==> design/flow/design.v <==
`timescale 1ns / 1ps
module Simple_Dual_BRAM #(
    parameter BRAM_DATA_WIDTH = 96,
    parameter BRAM_DEPTH = 256,
    parameter BRAM_ADDR_WIDTH = $clog2(BRAM_DEPTH)
)
(
    input clk,
    input we_a,
    input en_a,
    input [BRAM_ADDR_WIDTH - 1 : 0] addr_a,
    input [BRAM_DATA_WIDTH - 1 : 0] din_a,
    input en_b,
    input [BRAM_ADDR_WIDTH - 1 : 0] addr_b,
    output [BRAM_DATA_WIDTH - 1 : 0] dout_b
);
reg [BRAM_DATA_WIDTH - 1 : 0] dout_b_r;
assign dout_b = dout_b_r;
(* RAM_STYLE = "BLOCK" *) reg [BRAM_DATA_WIDTH - 1 : 0] ram [BRAM_DEPTH - 1 : 0];
always @(posedge clk) begin
    if (en_a)
        if (we_a)
            ram[addr_a] <= din_a;
    if (en_b)
        dout_b_r <= ram[addr_b];
end
endmodule
`timescale 1ns/1ps
module ddr_axi_read #(
    parameter DATA_WIDTH = 64,
    parameter ADDR_WIDTH = 29,
    parameter BURST_LEN_WIDTH = 8,
    parameter NUM_BURST_WIDTH = 8
)
(
    input ACLK,
    input ARESETN,
    input rd_start,
    input [BURST_LEN_WIDTH - 1 : 0] rd_burst_len, 
    input [ADDR_WIDTH - 1 : 0] rd_start_addr,
    input [NUM_BURST_WIDTH - 1 : 0] rd_num_burst,  
    output rd_ready,  
    output [DATA_WIDTH - 1 : 0] rd_fifo_data,
    output rd_fifo_we,
    output rd_done,  
    output [3 : 0] m_axi_arid,
    output [ADDR_WIDTH - 1 : 0] m_axi_araddr,
    output [BURST_LEN_WIDTH - 1 : 0] m_axi_arlen,
    output [2 : 0] m_axi_arsize,
    output [1 : 0] m_axi_arburst,
    output [0 : 0] m_axi_arlock,
    output [3 : 0] m_axi_arcache,
    output [2 : 0] m_axi_arprot,
    output [3 : 0] m_axi_arqos,
    output m_axi_arvalid,
    input m_axi_arready,
    output m_axi_rready,
    input m_axi_rlast,
    input m_axi_rvalid,
    input [1 : 0] m_axi_rresp,
    input [3 : 0] m_axi_rid,
    input [DATA_WIDTH - 1 : 0] m_axi_rdata
);
    localparam S_RD_IDLE = 3'd0;
    localparam S_RA_START = 3'd1;
    localparam S_RA_WAIT = 3'd2;
    localparam S_RD_PROC = 3'd3;
    localparam S_RD_DONE = 3'd4;
    reg [2 : 0] rd_state;
    reg [2 : 0] rd_state_d1;
    always @(posedge ACLK) begin
        rd_state_d1 <= rd_state;
    end
    reg [ADDR_WIDTH - 1 : 0] m_axi_araddr_reg;
    reg [BURST_LEN_WIDTH - 1 : 0] m_axi_arlen_reg;
    reg m_axi_arvalid_reg;
    assign m_axi_arid = 4'b1111;
    assign m_axi_arsize = 3'b011;  
    assign m_axi_arburst = 2'b01;  
    assign m_axi_arlock = 1'b0;  
    assign m_axi_arcache = 4'b0011;  
    assign m_axi_arprot = 3'b000;  
    assign m_axi_arqos = 4'b0000;  
    assign m_axi_rready = 1'b1;
    reg [NUM_BURST_WIDTH - 1 : 0] num_burst_counter;  
    reg [NUM_BURST_WIDTH - 1 : 0] num_burst_rd_counter;  
    always @(posedge ACLK or negedge ARESETN) begin
        if (~ARESETN) begin
            num_burst_counter <= 0;
        end else if (rd_state == S_RD_IDLE & rd_start) begin
            num_burst_counter <= rd_num_burst - 1;
        end else if (rd_state == S_RA_WAIT & (m_axi_arvalid & m_axi_arready)) begin
            num_burst_counter <= num_burst_counter - 1;
        end
    end
    always @(posedge ACLK or negedge ARESETN) begin
        if (~ARESETN) begin
            num_burst_rd_counter <= 0;
        end else if (rd_state == S_RD_IDLE & rd_start) begin
            num_burst_rd_counter <= rd_num_burst;
        end else if (rd_state != S_RD_IDLE & (m_axi_rlast & m_axi_rvalid & m_axi_rready)) begin
            num_burst_rd_counter <= num_burst_rd_counter - 1;
        end
    end
    always @(posedge ACLK or negedge ARESETN) begin
        if (!ARESETN) begin
            rd_state <= S_RD_IDLE;
            m_axi_araddr_reg <= 0;
            m_axi_arlen_reg <= 0;
            m_axi_arvalid_reg <= 0;
        end else begin
            case (rd_state)
                S_RD_IDLE: begin
                    if (rd_start) begin
                        rd_state <= S_RA_START;
                        m_axi_araddr_reg <= rd_start_addr;
                        m_axi_arlen_reg <= rd_burst_len - 1;
                    end
                end
                S_RA_START: begin
                    rd_state <= S_RA_WAIT;
                    m_axi_arvalid_reg <= 1;
                end
                S_RA_WAIT: begin
                    if (m_axi_arvalid & m_axi_arready) begin
                        if (num_burst_counter == 0) begin
                            rd_state <= S_RD_PROC;
                            m_axi_arvalid_reg <= 0;
                        end else if (num_burst_counter > 0) begin
                            rd_state <= S_RA_START;
                            m_axi_arvalid_reg <= 0;
                            m_axi_araddr_reg <= m_axi_araddr_reg + ((m_axi_arlen_reg + 1) << m_axi_arsize);
                        end
                    end
                end
                S_RD_PROC: begin
                    if (num_burst_rd_counter == 0) begin
                        rd_state <= S_RD_DONE;
                    end
                end
                S_RD_DONE: begin
                    rd_state <= S_RD_IDLE;
                end
            endcase
        end
    end
    assign rd_ready = (rd_state == S_RD_IDLE);
    assign m_axi_arvalid = m_axi_arvalid_reg;
    assign m_axi_araddr = m_axi_araddr_reg;
    assign m_axi_arlen = m_axi_arlen_reg;
    assign rd_done = (rd_state == S_RD_DONE);
    assign rd_fifo_we = m_axi_rvalid & m_axi_rready;
    assign rd_fifo_data = m_axi_rdata;
endmodule
`timescale 1ns / 1ps
module pp_buffer_wrapper #(
    parameter BRAM0_DEPTH = 32,
    parameter BRAM0_DW = 64,
    parameter BRAM1_DEPTH = 32,
    parameter BRAM1_DW = 64,
    parameter BURST_LEN_WIDTH = 8,
    parameter NUM_BURST_WIDTH = 8,
    parameter DDR_ADDR_WIDTH = 29,
    parameter DDR_DW = 64,
    parameter BRAM0_ADDR_WIDTH = $clog2(BRAM0_DEPTH),
    parameter BRAM1_ADDR_WIDTH = $clog2(BRAM1_DEPTH)
)
(
    input clk,
    input rst_n,
    input rd_start,
    input [BURST_LEN_WIDTH - 1 : 0] rd_burst_len,
    input [NUM_BURST_WIDTH - 1 : 0] rd_num_burst,
    input [DDR_ADDR_WIDTH - 1 : 0] rd_start_addr,    
    output rd_ready,
    output rd_done,
    input [BRAM0_ADDR_WIDTH - 1 : 0] rd_start_bram_addr,
    input bram0_r_en,
    input bram1_r_en,
    output [BRAM0_DW - 1 : 0] bram0_rdata,
    output [BRAM1_DW - 1 : 0] bram1_rdata,
    input [BRAM0_ADDR_WIDTH - 1 : 0] bram0_r_addr,
    input [BRAM1_ADDR_WIDTH - 1 : 0] bram1_r_addr,
    output [3: 0] m_axi_arid,
    output [DDR_ADDR_WIDTH - 1 : 0] m_axi_araddr,
    output [BURST_LEN_WIDTH - 1 : 0] m_axi_arlen,
    output [2 : 0] m_axi_arsize,
    output [1 : 0] m_axi_arburst,
    output         m_axi_arlock,
    output [3 : 0] m_axi_arcache,
    output [2 : 0] m_axi_arprot,
    output [3 : 0] m_axi_arqos,
    output         m_axi_arvalid,
    input          m_axi_arready,
    output m_axi_rready,
    input m_axi_rlast,
    input m_axi_rvalid,
    input [1 : 0] m_axi_rresp,
    input [3 : 0] m_axi_rid,
    input [DDR_DW - 1 : 0] m_axi_rdata
);
reg [1 : 0] d2b_active_bram;  
reg [BRAM0_ADDR_WIDTH - 1 : 0] d2b_bram_addr;
wire [BRAM0_ADDR_WIDTH - 1 : 0] bram0_w_addr;
wire [BRAM1_ADDR_WIDTH - 1 : 0] bram1_w_addr;
wire [BRAM0_DW - 1 : 0] bram0_wdata;
wire [BRAM1_DW - 1 : 0] bram1_wdata;
wire [BRAM0_DW - 1 : 0] rd_fifo_data;
wire rd_fifo_we;
wire bram0_w_en, bram1_w_en;
wire bram0_we, bram1_we;
always @(posedge clk or negedge rst_n) begin
    if (~rst_n) begin
        d2b_active_bram <= 2'b01;  
    end else if (rd_done) begin
        d2b_active_bram <= ~d2b_active_bram;  
    end
end
always @(posedge clk or negedge rst_n) begin
    if (~rst_n) begin
        d2b_bram_addr <= 0;
    end else if (rd_start & rd_ready) begin
        d2b_bram_addr <= rd_start_bram_addr;
    end else if (rd_fifo_we) begin
        d2b_bram_addr <= d2b_bram_addr + 1;
    end
end
assign bram0_w_en = 1;
assign bram1_w_en = 1;
assign bram0_wdata = (d2b_active_bram[0])? rd_fifo_data : 0;
assign bram1_wdata = (d2b_active_bram[1])? rd_fifo_data : 0;
assign bram0_we = (d2b_active_bram[0])? rd_fifo_we : 0;
assign bram1_we = (d2b_active_bram[1])? rd_fifo_we : 0;
assign bram0_w_addr = (d2b_active_bram[0])? d2b_bram_addr : 0;
assign bram1_w_addr = (d2b_active_bram[1])? d2b_bram_addr : 0;
ddr_axi_read #(
    .DATA_WIDTH(DDR_DW), 
    .ADDR_WIDTH(DDR_ADDR_WIDTH), 
    .BURST_LEN_WIDTH(BURST_LEN_WIDTH), 
    .NUM_BURST_WIDTH(NUM_BURST_WIDTH) 
)
inst_ddr_axi_read
(
    .ACLK(clk), 
    .ARESETN(rst_n), 
    .rd_start(rd_start), 
    .rd_burst_len(rd_burst_len), 
    .rd_start_addr(rd_start_addr), 
    .rd_num_burst(rd_num_burst), 
    .rd_ready(rd_ready), 
    .rd_fifo_data(rd_fifo_data), 
    .rd_fifo_we(rd_fifo_we), 
    .rd_done(rd_done), 
    .m_axi_arid(m_axi_arid), 
    .m_axi_araddr(m_axi_araddr), 
    .m_axi_arlen(m_axi_arlen), 
    .m_axi_arsize(m_axi_arsize), 
    .m_axi_arburst(m_axi_arburst), 
    .m_axi_arlock(m_axi_arlock), 
    .m_axi_arcache(m_axi_arcache), 
    .m_axi_arprot(m_axi_arprot), 
    .m_axi_arqos(m_axi_arqos), 
    .m_axi_arvalid(m_axi_arvalid), 
    .m_axi_arready(m_axi_arready), 
    .m_axi_rready(m_axi_rready), 
    .m_axi_rlast(m_axi_rlast), 
    .m_axi_rvalid(m_axi_rvalid), 
    .m_axi_rresp(m_axi_rresp), 
    .m_axi_rid(m_axi_rid), 
    .m_axi_rdata(m_axi_rdata) 
);
Simple_Dual_BRAM #(
    .BRAM_DATA_WIDTH(BRAM0_DW),
    .BRAM_DEPTH(BRAM0_DEPTH),
    .BRAM_ADDR_WIDTH(BRAM0_ADDR_WIDTH)
)
inst0_Simple_Dual_BRAM
(
    .clk(clk),
    .we_a(bram0_we),
    .en_a(bram0_w_en),
    .addr_a(bram0_w_addr),
    .din_a(bram0_wdata),
    .en_b(bram0_r_en),
    .addr_b(bram0_r_addr),
    .dout_b(bram0_rdata)
);
Simple_Dual_BRAM #(
    .BRAM_DATA_WIDTH(BRAM1_DW),
    .BRAM_DEPTH(BRAM1_DEPTH),
    .BRAM_ADDR_WIDTH(BRAM1_ADDR_WIDTH)
)
inst1_Simple_Dual_BRAM
(
    .clk(clk),
    .we_a(bram1_we),
    .en_a(bram1_w_en),
    .addr_a(bram1_w_addr),
    .din_a(bram1_wdata),
    .en_b(bram1_r_en),
    .addr_b(bram1_r_addr),
    .dout_b(bram1_rdata)
);
endmodule
==> design/flow/run.sh <==
#!/bin/bash
# the make line also repeats each setting of config.mk as NAME=value (left out here)
make -C /OpenROAD-flow-scripts/flow DESIGN_CONFIG=/design/flow/config.mk WORK_HOME=/design/flow/orfs CLKGATE_MAP_FILE= finish
==> design/flow/config.mk <==
export PLATFORM = sky130hd
export DESIGN_NAME = pp_buffer_wrapper
export DESIGN_NICKNAME = pp_buffer_wrapper
export VERILOG_FILES = /design/flow/design.v
export SDC_FILE = /design/flow/constraint.sdc
export NUM_CORES = 4
export LEC_CHECK = 0
export ABC_AREA = 1
export CAP_MARGIN = 15
export CORE_ASPECT_RATIO = 1.68
export CORE_MARGIN = 2
export CORE_UTILIZATION = 67
export CTS_CLUSTER_DIAMETER = 189
export CTS_CLUSTER_SIZE = 15
export GPL_ROUTABILITY_DRIVEN = 0
export GPL_TIMING_DRIVEN = 0
export HOLD_SLACK_MARGIN = 0.17
export MAX_ROUTING_LAYER = met4
export PLACE_DENSITY_LB_ADDON = 0.03
export SETUP_SLACK_MARGIN = -0.07
export SLEW_MARGIN = 20
==> design/flow/constraint.sdc <==
create_clock -name core_clock -period 5.86 [get_ports {clk}]
set_input_delay 1.1720 -clock core_clock [delete_from_list [all_inputs] [get_ports {clk}]]
set_output_delay 1.1720 -clock core_clock [all_outputs]
set_load 0.01 [all_outputs]
==> results.json, run 1 <==
{
  "finalInstanceArea_mm2": 0.193,
  "powerComb_mw": 3.94,
  "cp_max_fo": 19,
  "cts_resized": 0,
  "warnings": 33,
  "die_w_um": 392,
  "synth_seq_share_pct": 75.6,
  "worstPathCellList": "clkbuf_1, clkbuf_1, nand4_1, nor2_4, buf_12, buf_16, buf_12, buf_12",
  "clkSinkCount": 4288,
  "fin_tns_setup_ns": 0,
  "synth.most_common_cell": "edfxtp_1",
  "port_buffers": 292,
  "vias_per_cell": 7.23,
  "insertion_delay_ns": 0.96,
  "dp_hpwl_um": 451000,
  "logic_area_mm2": 0.0366,
  "simple_gate_share_pct": 10.8,
  "mux_share_pct": 0,
  "regArea_mm2": 0.128,
  "p_clk_share_pct": 35.7,
  "top_area_cell": "edfxtp_1",
  "worstSetupPathType": "reg -> reg",
  "crit_start": "d2b_active_bram[0]",
  "yosysCellCount": 13200,
  "layout.nets": 14300,
  "setup_violations": 0,
  "fa_ha_area_share_pct": 0.122,
  "num_rows": 239,
  "min_path_type": "in -> async",
  "top_cell_area_share_pct": 74.7,
  "clock.fmax_ghz": 0.212,
  "ys_ff": 4288,
  "yosys-top-cells-area": "edfxtp_1 (75%), o21ai_0 (6.1%), nor2_1 (4.8%)",
  "p_total_mw": 58.0,
  "post-cts-setup-buffers": 0,
  "p_per_area_mw_per_mm2": 301,
  "cts_buffers": 327,
  "endpoint_kind": "flip-flop",
  "fillers": 15300,
  "xor_area_share_pct": 0.113,
  "avgSynthCellArea_um2": 12.8,
  "r2r-start": "d2b_active_bram[0]",
  "clockBufferDepth": 4,
  "common_cells": "edfxtp_1 (4224), nor2_1 (2179), o21ai_0 (2068)",
  "rr_worst_depth": 8,
  "yosysChipArea_mm2": 0.170,
  "p_seq_share_pct": 57.5,
  "min_period_over_period_pct": 80.5,
  "finalHoldViolCount": 0,
  "cts_hold_buf": 0,
  "synth.distinct_cells": 47,
  "crit_family": "buffers and inverters",
  "post-route-drc-count": 0,
  "placed_area_mm2": 0.184,
  "core-area_mm2": 0.252,
  "worst_path_largest_cell_delay_ns": 0.81,
  "maxSlewViolCount": 0,
  "r2r_end": "inst0_Simple_Dual_BRAM.ram[25][38]",
  "flop_cell": "edfxtp_1",
  "p_clk_mw": 20.7,
  "async_flop_share_pct": 1.49,
  "p_comb_share_pct": 6.8,
  "cp-start-kind": "flip-flop",
  "cp.required_ns": 6.47,
  "fin_crit_ns": 4.72,
  "utilization_pct": 76.4,
  "path_depth": 8,
  "syn_to_final_growth_pct": 13.5,
  "netSwitchingFraction_pct": 23.2,
  "cp_data_arrival_time_ns": 5.32,
  "worstSetupEndpoint": "inst0_Simple_Dual_BRAM.ram[25][38]",
  "logic_family": "simple AND/OR/NAND/NOR gates",
  "cpMostUsedCell": "buf_12",
  "worstMarginPinSlew_ns": 1.37,
  "grt-ovfl-total": 0,
  "power.switching_mw": 13.5,
  "maxCapViolations": 0,
  "cts-root-buf": "clkbuf_16",
  "rsz0062_at_grt": "false",
  "grt_max_degree": 45,
  "initCoreUtil_pct": 67.4,
  "grt.total_usage_pct": 52.0,
  "leakage_nw": 55.9,
  "syn_inst": 13200,
  "htree_levels": 5,
  "edf_count": 4224,
  "worstPathBufferInverterCount": 6,
  "yosysWarnings": 3,
  "pg_seq_mw": 33.4,
  "die_h_um": 657,
  "r2r_slack_ns": 1.14,
  "firstDrtPassIters": 14,
  "grt_pass1_vias": 125000,
  "ant_nets": 0,
  "drt-total-wl_um": 654000,
  "wl_per_cell_um": 37.0,
  "dieArea_mm2": 0.258,
  "max_slew_margin_pct": 8.36,
  "fin_worst_skew_ns": 0.0652,
  "cp_slowest_cell": "clkbuf_1",
  "ys_sh_aoi_pct": 10.2,
  "ios": 328,
  "outcome": "timing/DRC/antenna clean",
  "p_int_mw": 44.6,
  "maxPowerGroup": "sequential cells",
  "grt_pass1_wl_um": 897000,
  "antenna_found_initial": 61,
  "drtIter0Drc": 23600,
  "vias": 128000,
  "path_clk_slew_ns": 0.08,
  "cts_tree": "yes",
  "syn_area_mm2": 0.170,
  "max-vdd-ir-drop_v": 0.000346
}
[routing by layer]
layer,part of all wire [%],GRT usage [%],routed length (um)
met5,0,-,0
met2,44,76.0,289000
met4,14,54.3,93000
met3,15,17.4,97600
met1,27,52.6,174000
[through the flow]
stage,hold WS (ns),instances,setup WS (ns)
after floorplan,0.472,13300,1.14
after global placement,0.469,16900,-4.32
after detailed placement,0.503,17200,0.989
after CTS,0.196,17600,1.62
after global routing,0.223,17700,1.33
final,0.195,17700,1.14
[cell type report]
cell class | instances | share of cell area, %
inverters | 242 | 0.478
multi-input cells | 7806 | 19.0
repair buffers | 556 | 4.70
plain buffers | 931 | 2.31
clock inverters | 7 | 0.0429
flip-flops and latches | 4288 | 66.7
diodes | 108 | 0.140
clock buffers | 365 | 4.47
well taps | 3374 | 2.19
==> run 2: changes to the inputs <==
CAP_MARGIN = 20   (was 15)
CORE_ASPECT_RATIO = default   (was 1.68)
CORE_UTILIZATION = 72   (was 67)
CTS_CLUSTER_DIAMETER = default   (was 189)
CTS_CLUSTER_SIZE = 14   (was 15)
GPL_ROUTABILITY_DRIVEN = default   (was 0)
GPL_TIMING_DRIVEN = default   (was 0)
HOLD_SLACK_MARGIN = default   (was 0.17)
MAX_ROUTING_LAYER = default   (was met4)
PLACE_DENSITY_LB_ADDON = 0.07   (was 0.03)
SETUP_SLACK_MARGIN = default   (was -0.07)
clock period = 1.89 ns   (was 5.86 ns; I/O delays follow)
==> run 2 against run 1 <==
Compared with the run above:
- the layout now fails its checks (negative setup slack)
- first-iteration DRC count increased by 2.5%
- final area rose by 7.6%
- synthesized area is the same
- clock-buffer cell count is 143 higher
- synthesized cell count unchanged
- total power grew to 3.4 times the previous value
- critical endpoint is now inst_ddr_axi_read.m_axi_araddr_reg[11]
- highest routed layer is now met5
==> results.json, run 2 <==
{
  "clock.fmax_ghz": 0.415,
  "highest_layer": "met5",
  "cp_max_fo": 4,
  "rsz0062_at_grt": "true",
  "netSwitchingFraction_pct": 22.2,
  "path_clk_slew_ns": 0.06,
  "ys_sh_aoi_pct": 10.2,
  "avgSynthCellArea_um2": 12.8,
  "yosysChipArea_mm2": 0.170,
  "layout_setup_ws_ns": -0.519,
  "post-route-drc-count": 0,
  "r2r-start": "inst_ddr_axi_read.m_axi_arlen_reg[1]",
  "fin_worst_skew_ns": 0.0713,
  "cts_tree": "yes",
  "yosys-top-cells-area": "edfxtp_1 (75%), o21ai_0 (6.1%), nor2_1 (4.8%)",
  "outcome": "finished with violations",
  "min_from": "bram1_r_addr[4]",
  "simple_gate_share_pct": 10.8,
  "vias_per_cell": 7.01,
  "crit_start": "inst_ddr_axi_read.m_axi_arlen_reg[1]",
  "synth.distinct_cells": 47,
  "crit_family": "buffers and inverters",
  "synth.most_common_cell": "edfxtp_1",
  "grt_pass1_vias": 124000,
  "r2r_end": "inst_ddr_axi_read.m_axi_araddr_reg[11]",
  "finalInstanceArea_mm2": 0.207,
  "min_path_cells": 5,
  "path_depth": 16,
  "wl_met3_um": 82400,
  "ys_ff": 4288,
  "fa_ha_area_share_pct": 0.122,
  "top_area_cell": "edfxtp_1",
  "max-vdd-ir-drop_v": 0.00108,
  "maxPowerGroup": "sequential cells",
  "syn_to_final_growth_pct": 22.1,
  "maxSlewViolCount": 0,
  "vias": 127000,
  "setup_violations": 3730,
  "firstDrtPassIters": 10,
  "worstPathCellList": "ha_2, nand3_4, buf_6, buf_6, xor2_1, inv_1, ha_4, nand2_4, buf_4, nor2_4, nand2_2, nand2_4, buf_4, xor2_1, nand2_1, a21oi_1",
  "wl_per_cell_um": 30.8,
  "logic_family": "simple AND/OR/NAND/NOR gates",
  "core-area_mm2": 0.235,
  "xor_area_share_pct": 0.113,
  "drtIter0Drc": 24100,
  "rr_worst_depth": 16,
  "logic_area_mm2": 0.0374,
  "worstMarginPinSlew_ns": 1.05,
  "grt_max_degree": 99,
  "clkSinkCount": 4288,
  "leakage_nw": 64.5,
  "layout.nets": 14800,
  "r2r_slack_ns": -0.52,
  "ios": 328,
  "drt-total-wl_um": 559000,
  "utilization_pct": 88.3,
  "finalHoldViolCount": 0,
  "yosysWarnings": 3,
  "antenna_found_initial": 24,
  "endpoint_kind": "flip-flop",
  "insertion_delay_ns": 1.05,
  "powerComb_mw": 11.6,
  "worstPathBufferInverterCount": 5,
  "dp_hpwl_um": 313000,
  "die_h_um": 490,
  "grt-ovfl-total": 0,
  "yosysCellCount": 13200,
  "warnings": 37,
  "wl_met2_um": 258000,
  "grt_pass1_wl_um": 769000,
  "maxCapViolations": 0,
  "pg_seq_mw": 104,
  "worstSetupEndpoint": "inst_ddr_axi_read.m_axi_araddr_reg[11]",
  "die_w_um": 490,
  "worst_path_largest_cell_delay_ns": 0.38,
  "placed_area_mm2": 0.191,
  "p_comb_share_pct": 5.9,
  "power.switching_mw": 44.0,
  "cts_buffers": 419,
  "syn_area_mm2": 0.170,
  "cp.required_ns": 2.85,
  "clockBufferDepth": 4,
  "fin_crit_ns": 2.41,
  "grt.total_usage_pct": 43.6,
  "cp_slowest_cell": "dfrtp_1",
  "async_flop_share_pct": 1.49,
  "htree_levels": 5,
  "min_period_over_period_pct": 127,
  "cts-root-buf": "clkbuf_16",
  "flop_cell": "edfxtp_1",
  "fillers": 9308,
  "whs_ns": 0.0275,
  "initCoreUtil_pct": 72.3,
  "mux_share_pct": 0,
  "edf_count": 4224,
  "min_path_type": "in -> reg",
  "synth_seq_share_pct": 75.6,
  "worstSetupPathType": "reg -> reg",
  "cp_data_arrival_time_ns": 3.37,
  "p_int_mw": 154,
  "p_clk_mw": 82.6,
  "dieArea_mm2": 0.240,
  "cp-start-kind": "flip-flop",
  "p_clk_share_pct": 41.8,
  "regArea_mm2": 0.128,
  "ant_nets": 0,
  "wl_met1_um": 169000,
  "common_cells": "edfxtp_1 (4224), nor2_1 (2179), o21ai_0 (2068)",
  "hold_end": "inst1_Simple_Dual_BRAM.dout_b_r[32]",
  "port_buffers": 299,
  "syn_inst": 13200,
  "top_cell_area_share_pct": 74.7,
  "place_congestion": 0.932,
  "check-failures": "negative setup slack",
  "p_total_mw": 198,
  "max_slew_margin_pct": 29.8,
  "p_per_area_mw_per_mm2": 953,
  "num_rows": 178,
  "p_seq_share_pct": 52.4
}
[run 2: cell type report]
| cell class | instances | share of cell area [%] |
|---|---|---|
| Antenna cell | 13 | 0.0157 |
| Sequential cell | 4288 | 62.0 |
| Inverter | 242 | 0.500 |
| Timing Repair inverter | 1 | 0.00241 |
| Timing Repair Buffer | 1909 | 11.2 |
| Clock buffer | 508 | 5.27 |
| Clock inverter | 235 | 1.07 |
| Multi-Input combinational cell | 7806 | 18.0 |
| Tap cell | 3150 | 1.90 |
[run 2: layer usage]
layer / track usage, % / vias up
li1: - / 51400
met1: 55.1 / 60200
met2: 68.6 / 12600
met3: 10.2 / 2960
met4: 27.8 / 20
met5: 0 / -
[run 2: metrics by stage]
| step | setup slack, ns | TNS, ns | std cells |
|---|---|---|---|
| 6_report | -0.519 | -371.91 | 18200 |
| 5_1_grt | -0.674 | -432.29 | 18100 |
| 4_1_cts | -0.468 | -207.87 | 18000 |
| 3_5_place_dp | -0.805 | -2316.30 | 17200 |
| 3_3_place_gp | -0.887 | -2216.67 | 17200 |
| 2_1_floorplan | -0.726 | -2753.32 | 13300 |
[run 2: timing repair]
item | CTS | global route
endpoints found under the hold margin | 193 | 0
buffers inserted | 74 | 59
hold buffers | 9 | 0
setup endpoints to repair | 3212 | 4278
gates resized | 922 | 159
pin swaps | 47 | 72
cloned | 11 | 58
==> run 3: changes to the inputs <==
ABC_AREA = default   (was 1)
CORE_MARGIN = 8   (was 2)
CORE_UTILIZATION = 40   (was 72)
CTS_CLUSTER_SIZE = default   (was 14)
MAX_ROUTING_LAYER = met4   (was default)
PLACE_DENSITY = 0.6   (was default)
PLACE_DENSITY_LB_ADDON = default   (was 0.07)
SLEW_MARGIN = 10   (was 20)
clock period = 4.0 ns   (was 1.89 ns; I/O delays follow)
==> run 3 against run 2 <==
Compared with the run above:
- now clean on timing, DRC and antenna
- utilization decreased by 41 points
- via count down 38%
- combinational power up about 10%
- wire length shrank 22%
- worst hold slack better by 0.36 ns
- largest cell class unchanged
- largest power group unchanged
- highest routed layer is now met4
==> results.json, run 3 <==
{
  "p_per_area_mw_per_mm2": 564,
  "placed_area_mm2": 0.178,
  "vias_per_cell": 5.75,
  "cts-root-buf": "clkbuf_16",
  "clock.fmax_ghz": 0.299,
  "max-vdd-ir-drop_v": 0.000404,
  "place_congestion": 0.796,
  "p_comb_share_pct": 12.2,
  "insertion_delay_ns": 0.99,
  "finalHoldViolCount": 0,
  "die_w_um": 657,
  "top_area_cell": "edfxtp_1",
  "dieArea_mm2": 0.431,
  "cts_resized": 0,
  "layout_setup_ws_ns": 0.654,
  "cp_data_arrival_time_ns": 2.55,
  "p_int_mw": 81.4,
  "vias": 78900,
  "syn_area_mm2": 0.164,
  "yosysCellCount": 7116,
  "worstPathBufferInverterCount": 2,
  "core-area_mm2": 0.409,
  "r2r_slack_ns": 0.96,
  "cts_buffers": 433,
  "rsz0062_at_grt": "false",
  "grt-ovfl-total": 0,
  "xor_area_share_pct": 0.165,
  "grt_pass1_wl_um": 612000,
  "r2r_end": "inst_ddr_axi_read.m_axi_araddr_reg[26]",
  "dp_hpwl_um": 242000,
  "whs_ns": 0.392,
  "min_path_cells": 3,
  "dp_slack_ns": 0.518,
  "maxSlewViolCount": 0,
  "die_h_um": 657,
  "r2r-start": "inst_ddr_axi_read.m_axi_arlen_reg[1]",
  "grt.total_usage_pct": 20.2,
  "path_clk_slew_ns": 0.06,
  "ant_nets": 0,
  "worstSetupPathType": "reg -> out",
  "p_total_mw": 108,
  "post-route-drc-count": 0,
  "ios": 328,
  "yosysChipArea_mm2": 0.164,
  "top_cell_area_share_pct": 77.2,
  "pg_seq_mw": 55.9,
  "logic_family": "multiplexers",
  "num_rows": 235,
  "worstMarginPinSlew_ns": 1.15,
  "endpoint_kind": "output pin",
  "setup_violations": 0,
  "cp_slowest_cell": "clkdlybuf4s50_1",
  "fin_crit_ns": 3.35,
  "syn_inst": 7116,
  "worst_path_largest_cell_delay_ns": 0.61,
  "finalInstanceArea_mm2": 0.192,
  "cts_tree": "yes",
  "min_path_type": "in -> reg",
  "drt-total-wl_um": 434000,
  "min_period_over_period_pct": 83.6,
  "ys_ff": 4288,
  "worstPathCellList": "inv_1, and3_1, clkdlybuf4s50_1",
  "edf_count": 4224,
  "warnings": 35,
  "grt_pass1_vias": 80600,
  "max_slew_margin_pct": 23.4,
  "maxCapViolations": 0,
  "min_from": "rd_start_addr[2]",
  "crit_family": "buffers and inverters",
  "hold_end": "inst_ddr_axi_read.m_axi_araddr_reg[2]",
  "worstSetupEndpoint": "rd_done",
  "netSwitchingFraction_pct": 24.9,
  "cp-start-kind": "flip-flop",
  "fin_worst_skew_ns": 0.0690,
  "async_flop_share_pct": 1.49,
  "layout.nets": 8044,
  "wl_per_cell_um": 31.6,
  "synth_seq_share_pct": 78.2,
  "fa_ha_area_share_pct": 0.126,
  "rr_worst_depth": 10,
  "initCoreUtil_pct": 40.1,
  "synth.most_common_cell": "edfxtp_1",
  "leakage_nw": 61.3,
  "cp.required_ns": 3.20,
  "port_buffers": 299,
  "yosys-top-cells-area": "edfxtp_1 (77%), mux4_2 (14%), mux2i_1 (3.1%)",
  "crit_start": "inst_ddr_axi_read.rd_state[0]",
  "outcome": "timing/DRC/antenna clean",
  "synth.distinct_cells": 63,
  "p_seq_share_pct": 51.6,
  "mux_share_pct": 17.2,
  "cp_max_fo": 7,
  "p_clk_mw": 39.2,
  "powerComb_mw": 13.3,
  "p_clk_share_pct": 36.2,
  "utilization_pct": 47.0,
  "avgSynthCellArea_um2": 23.1,
  "common_cells": "edfxtp_1 (4224), mux4_2 (1024), mux2i_1 (515)",
  "yosysWarnings": 3,
  "drtIter0Drc": 9357,
  "path_depth": 3,
  "firstDrtPassIters": 5,
  "flop_cell": "edfxtp_1",
  "ys_sh_aoi_pct": 1.88,
  "clockBufferDepth": 4,
  "simple_gate_share_pct": 1.34,
  "htree_levels": 5,
  "power.switching_mw": 27.0,
  "maxPowerGroup": "sequential cells",
  "syn_to_final_growth_pct": 17.0,
  "grt_max_degree": 84,
  "antenna_found_initial": 65,
  "clkSinkCount": 4288
}
==> run 3: stage by stage <==
stage	TNS [ns]	instances
after floorplan	-2441.64	7136
after global placement	0	12900
after detailed placement	0	12900
after CTS	0	13700
after global routing	0	13700
final	0	13700
==> run 3: repair_timing <==
| item | 4_1_cts | 5_1_grt |
|---|---|---|
| buffers inserted | 0 | 0 |
| setup endpoints to repair | 0 | 0 |
| hold endpoints to repair | 34 | 0 |
| hold buffers | 1 | 0 |
==> run 3: layer usage <==
layer	global-route usage, %	wire length (um)
met5	-	0
met4	4.56	9530
met3	3.23	33300
met2	32.6	214000
met1	27.3	177000
==> run 3: area by class of cell <==
cell class	instances	area [um^2]
fillers	33300	217000
flip-flops and latches	4288	128000
multi-input cells	2428	34700
clock buffers	520	11200
repair buffers	725	8430
well taps	5451	6820
clock inverters	274	2500
diodes	28	70.1
inverters	14	52.6
==> run 4: changes to the inputs <==
CORE_MARGIN = 2   (was 8)
CORE_UTILIZATION = 58   (was 40)
MAX_ROUTING_LAYER = default   (was met4)
SLEW_MARGIN = 20   (was 10)
clock period = 1.8 ns   (was 4.0 ns; I/O delays follow)
==> run 4 against run 3 <==
Compared with the run above:
- the layout now fails its checks (negative setup slack)
- largest cell class unchanged
- clock skew down 0.011 ns
- worst hold slack lost 0.35 ns
- critical endpoint is now inst_ddr_axi_read.m_axi_araddr_reg[17]
- die area decreased by 33%
- sequential share of layout area decreased by 4.7 points
==> results.json, run 4 <==
{
  "leakage_nw": 69.6,
  "dieArea_mm2": 0.288,
  "async_flop_share_pct": 1.49,
  "crit_family": "AND-OR/OR-AND gates",
  "htree_levels": 5,
  "vias_per_cell": 6.47,
  "ios": 328,
  "worstSetupEndpoint": "inst_ddr_axi_read.m_axi_araddr_reg[17]",
  "port_buffers": 299,
  "dp_hpwl_um": 280000,
  "core-area_mm2": 0.282,
  "grt.total_usage_pct": 31.2,
  "outcome": "finished with violations",
  "powerComb_mw": 42.6,
  "edf_count": 4224,
  "regArea_mm2": 0.128,
  "p_total_mw": 253,
  "ant_nets": 0,
  "grt_pass1_vias": 84100,
  "layout_setup_ws_ns": -0.747,
  "maxSlewViolCount": 0,
  "simple_gate_share_pct": 1.34,
  "cp-start-kind": "flip-flop",
  "maxCapViolations": 0,
  "cts-root-buf": "clkbuf_16",
  "worstSetupPathType": "reg -> reg",
  "warnings": 39,
  "yosysChipArea_mm2": 0.164,
  "fillers": 16400,
  "rr_worst_depth": 12,
  "r2r-start": "inst_ddr_axi_read.m_axi_arlen_reg[0]",
  "p_comb_share_pct": 16.8,
  "die_h_um": 536,
  "rsz0062_at_grt": "true",
  "clkSinkCount": 4288,
  "fa_ha_area_share_pct": 0.126,
  "layout.nets": 9165,
  "cp_data_arrival_time_ns": 3.37,
  "initCoreUtil_pct": 58.2,
  "min_path_cells": 3,
  "utilization_pct": 73.3,
  "worstMarginPinSlew_ns": 1.06,
  "avgSynthCellArea_um2": 23.1,
  "mux_share_pct": 17.2,
  "path_depth": 12,
  "worst_path_largest_cell_delay_ns": 0.38,
  "worstPathCellList": "buf_6, and4_1, nand4_1, xnor2_1, ha_1, buf_6, a21o_1, a21o_1, a21oi_4, buf_6, o311ai_1, o311ai_1",
  "crit_start": "inst_ddr_axi_read.m_axi_arlen_reg[0]",
  "check-failures": "negative setup slack",
  "min_period_over_period_pct": 142,
  "pg_seq_mw": 124,
  "drtIter0Drc": 11100,
  "clock.fmax_ghz": 0.393,
  "synth_seq_share_pct": 78.2,
  "logic_family": "multiplexers",
  "synth.distinct_cells": 63,
  "num_rows": 195,
  "grt-ovfl-total": 0,
  "path_clk_slew_ns": 0.06,
  "p_seq_share_pct": 48.8,
  "firstDrtPassIters": 6,
  "drt-total-wl_um": 466000,
  "cts_tree": "yes",
  "post-route-drc-count": 0,
  "power.switching_mw": 63.3,
  "antenna_found_initial": 29,
  "grt_max_degree": 51,
  "p_int_mw": 190,
  "fin_crit_ns": 2.55,
  "netSwitchingFraction_pct": 25.0,
  "cp_slowest_cell": "dfrtp_1",
  "logic_area_mm2": 0.0352,
  "fin_worst_skew_ns": 0.0577,
  "syn_to_final_growth_pct": 25.8,
  "max_slew_margin_pct": 28.8,
  "wl_per_cell_um": 35.5,
  "common_cells": "edfxtp_1 (4224), mux4_2 (1024), mux2i_1 (515)",
  "max-vdd-ir-drop_v": 0.000896,
  "clockBufferDepth": 4,
  "p_per_area_mw_per_mm2": 1230,
  "cts_buffers": 425,
  "min_path_type": "in -> reg",
  "cp_max_fo": 5,
  "setup_violations": 4514,
  "hold_end": "inst0_Simple_Dual_BRAM.dout_b_r[60]",
  "xor_area_share_pct": 0.165,
  "cp.required_ns": 2.62,
  "vias": 84900,
  "post-place-cells": 12100,
  "cpMostUsedCell": "buf_6",
  "syn_inst": 7116,
  "top_cell_area_share_pct": 77.2,
  "worstPathBufferInverterCount": 3,
  "maxPowerGroup": "sequential cells",
  "top_area_cell": "edfxtp_1",
  "yosys-top-cells-area": "edfxtp_1 (77%), mux4_2 (14%), mux2i_1 (3.1%)",
  "insertion_delay_ns": 0.97,
  "r2r_end": "inst_ddr_axi_read.m_axi_araddr_reg[17]",
  "finalHoldViolCount": 0,
  "yosysCellCount": 7116,
  "syn_area_mm2": 0.164,
  "yosysWarnings": 3,
  "p_clk_share_pct": 34.4,
  "die_w_um": 536,
  "ys_sh_aoi_pct": 1.88,
  "final-instance-count-excl-fill": 13100,
  "synth.most_common_cell": "edfxtp_1",
  "flop_cell": "edfxtp_1",
  "grt_pass1_wl_um": 628000,
  "place_congestion": 0.836,
  "min_from": "bram0_r_addr[4]",
  "ys_ff": 4288,
  "endpoint_kind": "flip-flop",
  "p_clk_mw": 87.2,
  "r2r_slack_ns": -0.75
}
==> run 4: what timing repair did <==
item,4_1_cts,5_1_grt
setup buffers,80,88
gates cloned,20,77
pin swaps,36,62
resized,897,226
endpoints found under the hold margin,195,0
hold buffers,25,0
endpoints found under the setup margin,4056,5098
==> run 4: stage by stage <==
step | setup TNS (ns) | hold slack, ns | setup slack, ns | area (um^2)
finish | -687.37 | 0.0468 | -0.747 | 207000
global route | -910.10 | 0.0652 | -0.863 | 207000
CTS | -466.94 | 0.00100 | -0.737 | 203000
detailed placement | -2258.71 | 0.263 | -1.04 | 188000
global placement | -2202.33 | 0.260 | -1.08 | 188000
floorplan | -4137.69 | 0.0644 | -1.11 | 165000
==> run 4: routing by layer <==
metal	track usage, %	vias up	wire length [um]
met5	0	-	22
met4	7.39	4	13500
met3	4.36	637	38700
met2	50.9	4242	233000
met1	45.5	45700	181000
li1	-	34300	-
==> run 4: final cells by class <==
type | instances | share of cell area, %
multi-input combinational | 2428 | 17.0
clock buffer | 541 | 5.51
clock inverter | 245 | 1.09
tap | 3743 | 2.27
inverter | 14 | 0.0266
timing repair buffer | 1854 | 11.9
antenna | 11 | 0.0133
sequential | 4288 | 62.2
==> run 5: changes to the inputs <==
ABC_AREA = 1   (was default)
CELL_PAD_IN_SITES_GLOBAL_PLACEMENT = 0   (was default)
CORE_ASPECT_RATIO = 0.67   (was default)
CORE_UTILIZATION = 20   (was 58)
GPL_ROUTABILITY_DRIVEN = 0   (was default)
PLACE_DENSITY = default   (was 0.6)
SLEW_MARGIN = 5   (was 20)
clock period = 4.0 ns   (was 1.8 ns; I/O delays follow)
==> run 5 against run 4 <==
Compared with the run above:
- the run now finishes clean
- register-to-register slack improved by 1.6 ns
- wire length increased by 17%
- die area increased to 3.0 times the previous value
- clock skew increased by 0.14 ns
==> results.json, run 5 <==
{
  "outcome": "timing/DRC/antenna clean",
  "cts_buffers": 421,
  "maxCapViolations": 0,
  "rr_worst_depth": 14,
  "syn_inst": 13200,
  "p_clk_mw": 39.5,
  "worstSetupPathType": "reg -> out",
  "core-area_mm2": 0.848,
  "worstPathCellList": "nor2_1, nand2_1, inv_1, clkdlybuf4s50_1",
  "max-vdd-ir-drop_v": 0.000508,
  "cts-root-buf": "clkbuf_16",
  "insertion_delay_ns": 1.15,
  "ys_ff": 4288,
  "top_cell_area_share_pct": 74.7,
  "cp_max_fo": 4,
  "top_area_cell": "edfxtp_1",
  "synth.distinct_cells": 47,
  "p_int_mw": 72.0,
  "min_period_over_period_pct": 82.6,
  "yosysChipArea_mm2": 0.170,
  "worstSetupEndpoint": "rd_done",
  "fin_worst_skew_ns": 0.202,
  "post-cts-setup-buffers": 0,
  "cts_resized": 0,
  "r2r_slack_ns": 0.81,
  "simple_gate_share_pct": 10.8,
  "powerComb_mw": 4.80,
  "p_per_area_mw_per_mm2": 460,
  "clkSinkCount": 4288,
  "maxPowerGroup": "sequential cells",
  "synth_seq_share_pct": 75.6,
  "finalHoldViolCount": 0,
  "leakage_nw": 57.0,
  "crit_start": "inst_ddr_axi_read.rd_state[0]",
  "vias_per_cell": 4.42,
  "wl_per_cell_um": 21.5,
  "htree_levels": 5,
  "utilization_pct": 23.9,
  "synth.most_common_cell": "edfxtp_1",
  "dp_slack_ns": 0.691,
  "yosys-top-cells-area": "edfxtp_1 (75%), o21ai_0 (6.1%), nor2_1 (4.8%)",
  "min_from": "bram0_r_en",
  "layout.nets": 13700,
  "drtIter0Drc": 14100,
  "clockBufferDepth": 4,
  "post-route-drc-count": 0,
  "warnings": 58,
  "path_clk_slew_ns": 0.07,
  "xor_area_share_pct": 0.113,
  "p_clk_share_pct": 42.3,
  "min_path_type": "in -> reg",
  "pg_seq_mw": 49.0,
  "antenna_found_initial": 29,
  "avgSynthCellArea_um2": 12.8,
  "yosysCellCount": 13200,
  "syn_to_final_growth_pct": 19.5,
  "cp.required_ns": 3.20,
  "cp-start-kind": "flip-flop",
  "rsz0062_at_grt": "false",
  "die_w_um": 1130,
  "syn_area_mm2": 0.170,
  "initCoreUtil_pct": 20.0,
  "cts_hold_buf": 1,
  "max_slew_margin_pct": 30.2,
  "edf_count": 4224,
  "async_flop_share_pct": 1.49,
  "dieArea_mm2": 0.857,
  "netSwitchingFraction_pct": 22.8,
  "ys_sh_aoi_pct": 10.2,
  "power.switching_mw": 21.3,
  "p_comb_share_pct": 5.1,
  "drt-total-wl_um": 543000,
  "setup_violations": 0,
  "worst_path_largest_cell_delay_ns": 0.59,
  "fa_ha_area_share_pct": 0.122,
  "worstPathBufferInverterCount": 2,
  "common_cells": "edfxtp_1 (4224), nor2_1 (2179), o21ai_0 (2068)",
  "firstDrtPassIters": 7,
  "fillers": 88300,
  "cp_slowest_cell": "clkdlybuf4s50_1",
  "hold_end": "inst0_Simple_Dual_BRAM.dout_b_r[52]",
  "die_h_um": 758,
  "endpoint_kind": "output pin",
  "layout_setup_ws_ns": 0.694,
  "crit_family": "buffers and inverters",
  "yosysWarnings": 3,
  "port_buffers": 299,
  "grt_pass1_wl_um": 769000,
  "min_path_cells": 1,
  "logic_family": "simple AND/OR/NAND/NOR gates",
  "clock.fmax_ghz": 0.303,
  "r2r-start": "inst_ddr_axi_read.m_axi_arlen_reg[0]",
  "cts_tree": "yes",
  "grt.total_usage_pct": 12.0,
  "r2r_end": "inst_ddr_axi_read.m_axi_araddr_reg[20]",
  "ant_nets": 0,
  "flop_cell": "edfxtp_1",
  "grt-ovfl-total": 0,
  "cp_data_arrival_time_ns": 2.51,
  "grt_max_degree": 177,
  "path_depth": 4,
  "grt_pass1_vias": 104000,
  "p_seq_share_pct": 52.5,
  "worstMarginPinSlew_ns": 1.05,
  "p_total_mw": 93.3,
  "fin_tns_setup_ns": 0,
  "fin_crit_ns": 3.31,
  "mux_share_pct": 0,
  "num_rows": 277,
  "dp_hpwl_um": 309000,
  "maxSlewViolCount": 0,
  "vias": 112000,
  "ios": 328
}
[run 5: metrics by stage]
step / std cells / hold WS (ns) / instance area [um^2]
after floorplan: 13300 / 0.472 / 170000
after global placement: 24400 / 0.465 / 189000
after detailed placement: 24400 / 0.465 / 189000
after CTS: 25200 / 0.287 / 203000
after global routing: 25200 / 0.335 / 203000
final: 25200 / 0.361 / 203000
[run 5: final cells by class]
type                    instances  area, um^2  share of cell area (%)
clock inverters               231        2450                    1.21
clock buffers                 526       11000                    5.43
flip-flops and latches       4288      128000                    63.3
diodes                         26        65.1                  0.0321
multi-input cells            7806       36600                    18.0
inverters                     242        1010                   0.497
repair buffers                810        9230                    4.55
well taps                   11300       14100                    6.96
[run 5: routing by layer]
| metal | vias up | wire [um] | track usage (%) | part of all wire [%] |
|---|---|---|---|---|
| met4 | 14 | 24300 | 4.82 | 4.5 |
| met5 | - | 107 | 0 | 0.020 |
| li1 | 49200 | - | - | - |
| met1 | 56100 | 230000 | 16.9 | 42 |
| met2 | 5351 | 239000 | 18.4 | 44 |
| met3 | 877 | 50200 | 2.19 | 9.2 |
==> run 6: changes to the inputs <==
CELL_PAD_IN_SITES_GLOBAL_PLACEMENT = default   (was 0)
CORE_ASPECT_RATIO = default   (was 0.67)
CORE_UTILIZATION = 72   (was 20)
CTS_CLUSTER_DIAMETER = 92   (was default)
CTS_CLUSTER_SIZE = 14   (was default)
PLACE_DENSITY_LB_ADDON = 0.07   (was default)
SETUP_SLACK_MARGIN = -0.15   (was default)
SLEW_MARGIN = 20   (was 5)
TNS_END_PERCENT = 75   (was default)
clock period = 1.88 ns   (was 4.0 ns; I/O delays follow)
==> run 6 against run 5 <==
Compared with the run above:
- now fails the layout checks on negative setup slack
- clock skew down 0.13 ns
- via count up 12%
- clock power up 67%
- critical path type is now reg -> reg
- largest cell class unchanged
==> results.json, run 6 <==
{
  "maxPowerGroup": "sequential cells",
  "drtIter0Drc": 23200,
  "die_h_um": 490,
  "p_comb_share_pct": 6.3,
  "cts-root-buf": "clkbuf_16",
  "leakage_nw": 62.2,
  "yosysWarnings": 3,
  "p_clk_mw": 66.0,
  "grt_pass1_wl_um": 750000,
  "min_from": "rd_start_addr[8]",
  "worst_path_largest_cell_delay_ns": 0.44,
  "ant_nets": 0,
  "fa_ha_area_share_pct": 0.122,
  "check-failures": "negative setup slack",
  "clkSinkCount": 4288,
  "insertion_delay_ns": 0.99,
  "cp_data_arrival_time_ns": 3.69,
  "maxSlewViolCount": 0,
  "setup_violations": 3643,
  "drt-total-wl_um": 534000,
  "worstSetupPathType": "reg -> reg",
  "ys_sh_aoi_pct": 10.2,
  "p_int_mw": 142,
  "r2r-start": "inst_ddr_axi_read.m_axi_arlen_reg[0]",
  "fin_worst_skew_ns": 0.0680,
  "port_buffers": 299,
  "ios": 328,
  "cp_max_fo": 4,
  "core-area_mm2": 0.235,
  "layout.nets": 14700,
  "pg_seq_mw": 104,
  "maxCapViolations": 0,
  "rsz0062_at_grt": "true",
  "min_period_over_period_pct": 149,
  "min_path_type": "in -> reg",
  "cpMostUsedCell": "nand2_1",
  "max-vdd-ir-drop_v": 0.00103,
  "grt_max_degree": 70,
  "logic_family": "simple AND/OR/NAND/NOR gates",
  "rr_worst_depth": 18,
  "avgSynthCellArea_um2": 12.8,
  "crit_family": "simple AND/OR/NAND/NOR gates",
  "r2r_slack_ns": -0.93,
  "wl_per_cell_um": 30.0,
  "worstMarginPinSlew_ns": 0.688,
  "die_w_um": 490,
  "yosys-top-cells-area": "edfxtp_1 (75%), o21ai_0 (6.1%), nor2_1 (4.8%)",
  "min_path_cells": 3,
  "post-route-drc-count": 0,
  "warnings": 37,
  "htree_levels": 5,
  "netSwitchingFraction_pct": 21.9,
  "grt.total_usage_pct": 42.4,
  "num_rows": 178,
  "firstDrtPassIters": 14,
  "finalHoldViolCount": 0,
  "cp_slowest_cell": "dfrtp_1",
  "cts_buffers": 356,
  "vias_per_cell": 7.06,
  "r2r_end": "inst_ddr_axi_read.m_axi_araddr_reg[19]",
  "powerComb_mw": 11.4,
  "clockBufferDepth": 4,
  "cp.required_ns": 2.76,
  "path_depth": 18,
  "dp_hpwl_um": 314000,
  "async_flop_share_pct": 1.49,
  "cp-start-kind": "flip-flop",
  "antenna_found_initial": 26,
  "clock.fmax_ghz": 0.356,
  "p_total_mw": 181,
  "vias": 125000,
  "synth.distinct_cells": 47,
  "placed_area_mm2": 0.190,
  "initCoreUtil_pct": 72.3,
  "worstPathBufferInverterCount": 4,
  "dieArea_mm2": 0.240,
  "hold_end": "inst_ddr_axi_read.m_axi_araddr_reg[8]",
  "synth.most_common_cell": "edfxtp_1",
  "p_seq_share_pct": 57.3,
  "p_per_area_mw_per_mm2": 896,
  "finalInstanceArea_mm2": 0.203,
  "endpoint_kind": "flip-flop",
  "syn_inst": 13200,
  "layout_setup_ws_ns": -0.926,
  "yosysCellCount": 13200,
  "crit_start": "inst_ddr_axi_read.m_axi_arlen_reg[0]",
  "worstSetupEndpoint": "inst_ddr_axi_read.m_axi_araddr_reg[19]",
  "cts_tree": "yes",
  "p_clk_share_pct": 36.4,
  "top_area_cell": "edfxtp_1",
  "synth_seq_share_pct": 75.6,
  "outcome": "finished with violations",
  "ys_ff": 4288,
  "grt_pass1_vias": 121000,
  "syn_to_final_growth_pct": 19.3,
  "max_slew_margin_pct": 54.0,
  "top_cell_area_share_pct": 74.7,
  "power.switching_mw": 39.8,
  "common_cells": "edfxtp_1 (4224), nor2_1 (2179), o21ai_0 (2068)",
  "worstPathCellList": "ha_4, nand3_4, buf_4, xor2_1, inv_1, ha_4, nand2_2, buf_4, nor2_2, nand2_2, nand2_4, nand2_2, nand2_1, nand2_1, nand2_1, nand3_1, nand2_1, inv_1",
  "yosysChipArea_mm2": 0.170,
  "grt-ovfl-total": 0,
  "flop_cell": "edfxtp_1",
  "mux_share_pct": 0,
  "fin_crit_ns": 2.81,
  "path_clk_slew_ns": 0.08,
  "edf_count": 4224,
  "simple_gate_share_pct": 10.8,
  "fin_tns_setup_ns": -397.03,
  "syn_area_mm2": 0.170,
  "xor_area_share_pct": 0.113
}
==> run 6: stage by stage <==
stage	setup slack [ns]	instances	utilization, %	hold slack (ns)
floorplan	-0.736	13300	-	0.0804
global placement	-0.782	17200	81.0	0.304
detailed placement	-0.850	17200	81.0	0.314
CTS	-0.540	17700	85.4	0.0415
global route	-1.10	17800	86.2	0.0661
finish	-0.926	17800	86.2	0.0844
==> run 6: what timing repair did <==
item,4_1_cts,5_1_grt
gates cloned,8,39
gates resized,552,191
buffers inserted,56,71
setup endpoints to repair,834,1364
hold endpoints to repair,136,0
hold buffers,9,0
pin swaps,22,73
==> run 6: per-layer routing <==
metal  global-route usage, %  share of wire (%)
met5                       0              0.018
met4                    26.0                8.1
met3                    9.21                 14
met2                    67.2                 47
met1                    54.5                 31
==> run 6: area by class of cell <==
class,instances,area (um^2)
clock inverters,10,106
flip-flops and latches,4288,128000
inverters,242,1040
multi-input cells,7806,37400
fillers,9986,32400
well taps,3150,3940
diodes,23,57.6
clock buffers,394,9140
repair buffers,1848,22400
==> run 7: changes to the inputs <==
ABC_AREA = 0   (was 1)
CELL_PAD_IN_SITES_GLOBAL_PLACEMENT = 0   (was default)
CORE_ASPECT_RATIO = 1.5   (was default)
CORE_MARGIN = 9   (was 2)
CORE_UTILIZATION = 22   (was 72)
CTS_CLUSTER_DIAMETER = default   (was 92)
CTS_CLUSTER_SIZE = default   (was 14)
MAX_ROUTING_LAYER = met4   (was default)
PLACE_DENSITY_LB_ADDON = 0.0   (was 0.07)
SETUP_SLACK_MARGIN = 0.63   (was -0.15)
SLEW_MARGIN = 5   (was 20)
TNS_END_PERCENT = 90   (was 75)
clock period = 4.01 ns   (was 1.88 ns; I/O delays follow)
==> run 7 against run 6 <==
Compared with the run above:
- now clean on timing, DRC and antenna
- register-to-register slack improved by 1.8 ns
- cell count increased by 4.9%
- synthesized cell count decreased by 46%
- global-route usage decreased by 26 points
- worst hold slack improved by 0.17 ns
- wire length increased by 17%
- largest cell class unchanged
==> results.json, run 7 <==
{
  "outcome": "timing/DRC/antenna clean",
  "p_seq_share_pct": 47.2,
  "yosysWarnings": 3,
  "ys_sh_aoi_pct": 1.88,
  "maxSlewViolCount": 0,
  "r2r-start": "inst_ddr_axi_read.m_axi_arlen_reg[1]",
  "cp-start-kind": "flip-flop",
  "maxCapViolations": 0,
  "maxPowerGroup": "sequential cells",
  "die_h_um": 1080,
  "logic_family": "multiplexers",
  "setup_violations": 0,
  "mux_share_pct": 17.2,
  "worstPathBufferInverterCount": 2,
  "core-area_mm2": 0.744,
  "fin_worst_skew_ns": 0.0462,
  "r2r_slack_ns": 0.86,
  "yosys-top-cells-area": "edfxtp_1 (77%), mux4_2 (14%), mux2i_1 (3.1%)",
  "die_w_um": 724,
  "clockBufferDepth": 5,
  "leakage_nw": 64.5,
  "cp_max_fo": 11,
  "max-vdd-ir-drop_v": 0.000259,
  "common_cells": "edfxtp_1 (4224), mux4_2 (1024), mux2i_1 (515)",
  "final-instance-count-excl-fill": 18600,
  "worst_path_largest_cell_delay_ns": 0.57,
  "dp_hpwl_um": 387000,
  "ios": 328,
  "top_area_cell": "edfxtp_1",
  "grt.total_usage_pct": 16.2,
  "vias": 79400,
  "min_period_over_period_pct": 80.4,
  "regArea_mm2": 0.128,
  "min_from": "bram1_r_en",
  "pg_seq_mw": 55.7,
  "worstSetupEndpoint": "rd_done",
  "grt_max_degree": 73,
  "synth.distinct_cells": 63,
  "synth.most_common_cell": "edfxtp_1",
  "power.switching_mw": 31.0,
  "hold_end": "inst1_Simple_Dual_BRAM.dout_b_r[45]",
  "p_comb_share_pct": 13.2,
  "avgSynthCellArea_um2": 23.1,
  "crit_family": "buffers and inverters",
  "initCoreUtil_pct": 22.1,
  "wl_per_cell_um": 33.6,
  "flop_cell": "edfxtp_1",
  "path_clk_slew_ns": 0.06,
  "post-place-cells": 17700,
  "cp.required_ns": 3.21,
  "rsz0062_at_grt": "false",
  "num_rows": 388,
  "async_flop_share_pct": 1.49,
  "cp_data_arrival_time_ns": 2.42,
  "r2r_end": "inst_ddr_axi_read.m_axi_araddr_reg[26]",
  "cp_slowest_cell": "clkdlybuf4s50_1",
  "grt_pass1_wl_um": 831000,
  "clock.fmax_ghz": 0.310,
  "xor_area_share_pct": 0.165,
  "grt-ovfl-total": 0,
  "endpoint_kind": "output pin",
  "finalHoldViolCount": 0,
  "top_cell_area_share_pct": 77.2,
  "port_buffers": 299,
  "logic_area_mm2": 0.0347,
  "fin_crit_ns": 3.22,
  "fa_ha_area_share_pct": 0.126,
  "warnings": 34,
  "cts-root-buf": "clkbuf_16",
  "p_clk_mw": 46.7,
  "syn_inst": 7116,
  "post-cts-setup-buffers": 0,
  "dieArea_mm2": 0.779,
  "min_path_type": "in -> reg",
  "worstMarginPinSlew_ns": 1.17,
  "synth_seq_share_pct": 78.2,
  "syn_to_final_growth_pct": 24.1,
  "p_per_area_mw_per_mm2": 578,
  "min_path_cells": 1,
  "edf_count": 4224,
  "path_depth": 3,
  "netSwitchingFraction_pct": 26.3,
  "vias_per_cell": 4.26,
  "crit_start": "inst_ddr_axi_read.rd_state[1]",
  "finalInstanceArea_mm2": 0.204,
  "simple_gate_share_pct": 1.34,
  "ant_nets": 0,
  "fin_tns_setup_ns": 0,
  "antenna_found_initial": 72,
  "insertion_delay_ns": 1.01,
  "drtIter0Drc": 5619,
  "firstDrtPassIters": 7,
  "worstPathCellList": "inv_1, and3_4, clkdlybuf4s50_1",
  "cts_tree": "yes",
  "yosysChipArea_mm2": 0.164,
  "p_clk_share_pct": 39.6,
  "htree_levels": 6,
  "rr_worst_depth": 10,
  "syn_area_mm2": 0.164,
  "ys_ff": 4288,
  "grt_pass1_vias": 86300,
  "post-route-drc-count": 0,
  "powerComb_mw": 15.6,
  "placed_area_mm2": 0.187,
  "p_int_mw": 87.0,
  "max_slew_margin_pct": 21.7,
  "clkSinkCount": 4288,
  "layout.nets": 8450,
  "drt-total-wl_um": 626000,
  "yosysCellCount": 7116,
  "fillers": 73500,
  "cts_buffers": 536,
  "worstSetupPathType": "reg -> out"
}
run 7: area by class of cell:
class                   instances  area share, %
inverters                      14         0.0258
diodes                         15         0.0184
well taps                    9945           6.10
clock buffers                 687           7.15
flip-flops and latches       4288           63.0
multi-input cells            2428           17.0
clock inverters               228          0.861
repair buffers               1028           5.85
run 7: stage by stage:
stage          hold WS (ns)  util (%)  total power [mW]  setup slack, ns
6_report              0.251      27.4               118            0.788
5_1_grt               0.186      27.4               123            0.637
4_1_cts               0.154      27.4               121            0.649
3_5_place_dp          0.465      25.2              73.0            0.308
3_3_place_gp          0.495      25.2              72.7            0.288
2_1_floorplan         0.432         -              63.5            0.265
run 7: metal layers:
metal  GRT usage [%]  up-vias  part of all wire, %
li1                -    32800                    -
met1            19.9    44400                   42
met2            28.8     1605                   53
met3            2.07      681                  3.3
met4            3.19        0                  1.9
met5               -        -                    0
run 7: repair_timing:
action                                 CTS  global route
hold buffers                             1             0
setup endpoints to repair                1             0
gates resized                            4             0
endpoints found under the hold margin   15             0
==> run 8: changes to the inputs <==
ABC_AREA = default   (was 0)
CAP_MARGIN = 15   (was 20)
CELL_PAD_IN_SITES_GLOBAL_PLACEMENT = default   (was 0)
CORE_ASPECT_RATIO = 1.68   (was 1.5)
CORE_MARGIN = 2   (was 9)
CORE_UTILIZATION = 67   (was 22)
CTS_CLUSTER_DIAMETER = 189   (was default)
MAX_ROUTING_LAYER = met5   (was met4)
PLACE_DENSITY = 0.55   (was default)
PLACE_DENSITY_LB_ADDON = default   (was 0.0)
SETUP_SLACK_MARGIN = default   (was 0.63)
SLEW_MARGIN = 20   (was 5)
TNS_END_PERCENT = default   (was 90)
clock period = 5.86 ns   (was 4.01 ns; I/O delays follow)
==> run 8 against run 7 <==
Compared with the run above:
- still clean on timing, DRC and antenna
- first-iteration DRC count increased by 73%
- setup slack improved by 1.2 ns
- global-route usage increased by 17 points
- non-clock buffer count decreased by 476
- combinational power decreased by 46%
- clock skew decreased by 0.015 ns
- via count decreased by 1.3%
- cell count decreased by 40%
- critical path depth decreased by 1
- register-to-register slack improved by 1.2 ns
- utilization increased by 49 points
- clock-buffer cell count decreased by 252
- critical path type unchanged
- highest routed layer is now met5
==> results.json, run 8 <==
{
  "worstPathBufferInverterCount": 1,
  "grt_pass1_vias": 80000,
  "num_rows": 235,
  "worstSetupPathType": "reg -> out",
  "p_clk_share_pct": 34.4,
  "flop_cell": "edfxtp_1",
  "ys_ff": 4288,
  "p_comb_share_pct": 11.9,
  "worstMarginPinSlew_ns": 1.19,
  "path_depth": 2,
  "synth.most_common_cell": "edfxtp_1",
  "initCoreUtil_pct": 67.4,
  "max-vdd-ir-drop_v": 0.000316,
  "p_int_mw": 53.9,
  "path_clk_slew_ns": 0.07,
  "syn_to_final_growth_pct": 12.9,
  "port_buffers": 299,
  "r2r_end": "inst0_Simple_Dual_BRAM.ram[1][13]",
  "endpoint_kind": "output pin",
  "async_flop_share_pct": 1.49,
  "common_cells": "edfxtp_1 (4224), mux4_2 (1024), mux2i_1 (515)",
  "post-route-drc-count": 0,
  "warnings": 35,
  "p_clk_mw": 24.5,
  "die_h_um": 646,
  "layout.nets": 7801,
  "power.switching_mw": 17.3,
  "yosysChipArea_mm2": 0.164,
  "cp_max_fo": 11,
  "maxSlewViolCount": 0,
  "simple_gate_share_pct": 1.34,
  "ios": 328,
  "cts-root-buf": "clkbuf_16",
  "core-area_mm2": 0.244,
  "fin_worst_skew_ns": 0.0310,
  "cp-start-kind": "flip-flop",
  "yosysWarnings": 3,
  "min_from": "inst_ddr_axi_read.num_burst_counter[5]",
  "regArea_mm2": 0.128,
  "netSwitchingFraction_pct": 24.2,
  "dieArea_mm2": 0.249,
  "min_period_over_period_pct": 65.8,
  "antenna_found_initial": 32,
  "syn_inst": 7116,
  "dp_hpwl_um": 218000,
  "cts_buffers": 363,
  "wl_per_cell_um": 36.2,
  "p_per_area_mw_per_mm2": 384,
  "fin_crit_ns": 3.85,
  "worstPathCellList": "nor3_1, clkdlybuf4s50_1",
  "top_area_cell": "edfxtp_1",
  "worst_path_largest_cell_delay_ns": 0.67,
  "logic_family": "multiplexers",
  "syn_area_mm2": 0.164,
  "xor_area_share_pct": 0.165,
  "grt_pass1_wl_um": 574000,
  "min_path_cells": 2,
  "utilization_pct": 76.1,
  "pg_seq_mw": 38.3,
  "grt.total_usage_pct": 33.0,
  "rsz0062_at_grt": "false",
  "cp.required_ns": 4.69,
  "drtIter0Drc": 9705,
  "cts_resized": 0,
  "yosysCellCount": 7116,
  "p_seq_share_pct": 53.7,
  "grt-ovfl-total": 0,
  "edf_count": 4224,
  "avgSynthCellArea_um2": 23.1,
  "min_path_type": "reg -> reg",
  "top_cell_area_share_pct": 77.2,
  "hold_end": "inst_ddr_axi_read.num_burst_counter[5]",
  "rr_worst_depth": 3,
  "cp_slowest_cell": "nor3_1",
  "fa_ha_area_share_pct": 0.126,
  "synth_seq_share_pct": 78.2,
  "firstDrtPassIters": 6,
  "fillers": 13000,
  "r2r_slack_ns": 2.10,
  "clkSinkCount": 4288,
  "cts_hold_buf": 0,
  "leakage_nw": 59.4,
  "worstSetupEndpoint": "rd_ready",
  "fin_tns_setup_ns": 0,
  "maxCapViolations": 0,
  "ant_nets": 0,
  "insertion_delay_ns": 0.88,
  "setup_violations": 0,
  "drt-total-wl_um": 404000,
  "htree_levels": 5,
  "vias_per_cell": 7.03,
  "powerComb_mw": 8.48,
  "ys_sh_aoi_pct": 1.88,
  "outcome": "timing/DRC/antenna clean",
  "r2r-start": "d2b_active_bram[0]",
  "die_w_um": 386,
  "grt_max_degree": 95,
  "clock.fmax_ghz": 0.259,
  "cp_data_arrival_time_ns": 2.68,
  "maxPowerGroup": "sequential cells",
  "crit_family": "simple AND/OR/NAND/NOR gates",
  "post-cts-setup-buffers": 0,
  "mux_share_pct": 17.2,
  "crit_start": "inst_ddr_axi_read.rd_state[2]",
  "cts_tree": "yes",
  "finalHoldViolCount": 0,
  "clockBufferDepth": 4,
  "vias": 78400,
  "max_slew_margin_pct": 20.4,
  "logic_area_mm2": 0.0347,
  "yosys-top-cells-area": "edfxtp_1 (77%), mux4_2 (14%), mux2i_1 (3.1%)",
  "synth.distinct_cells": 63
}
==> run 8: area by class of cell <==
class | instances | share of cell area [%]
timing repair buffer | 552 | 3.37
clock inverter | 224 | 1.23
tap | 3199 | 2.16
antenna | 12 | 0.0162
sequential | 4288 | 69.3
clock buffer | 435 | 5.22
inverter | 14 | 0.0283
multi-input combinational | 2428 | 18.7
==> run 8: metrics by stage <==
step                hold WS, ns  setup WS (ns)  instances  power, mW  instance area (um^2)
finish                    0.483           2.01      11200       71.2                185000
global route              0.520           1.99      11100       73.2                185000
CTS                       0.483           2.00      11100       71.4                185000
detailed placement        0.466           1.27      10500       47.4                173000
global placement          0.472           1.35      10500       46.9                173000
floorplan                 0.432          0.864       7136       43.4                164000
==> run 8: routing by layer <==
| metal | track usage, % | part of all wire, % | up-vias |
|---|---|---|---|
| met3 | 4.98 | 8.8 | 780 |
| met4 | 10.6 | 3.5 | 10 |
| li1 | - | - | 31300 |
| met5 | 0 | 0.017 | - |
| met2 | 55.5 | 52 | 4119 |
| met1 | 45.1 | 36 | 42200 |
Power figures rest on the tool's default switching activity, not on a simulated workload.
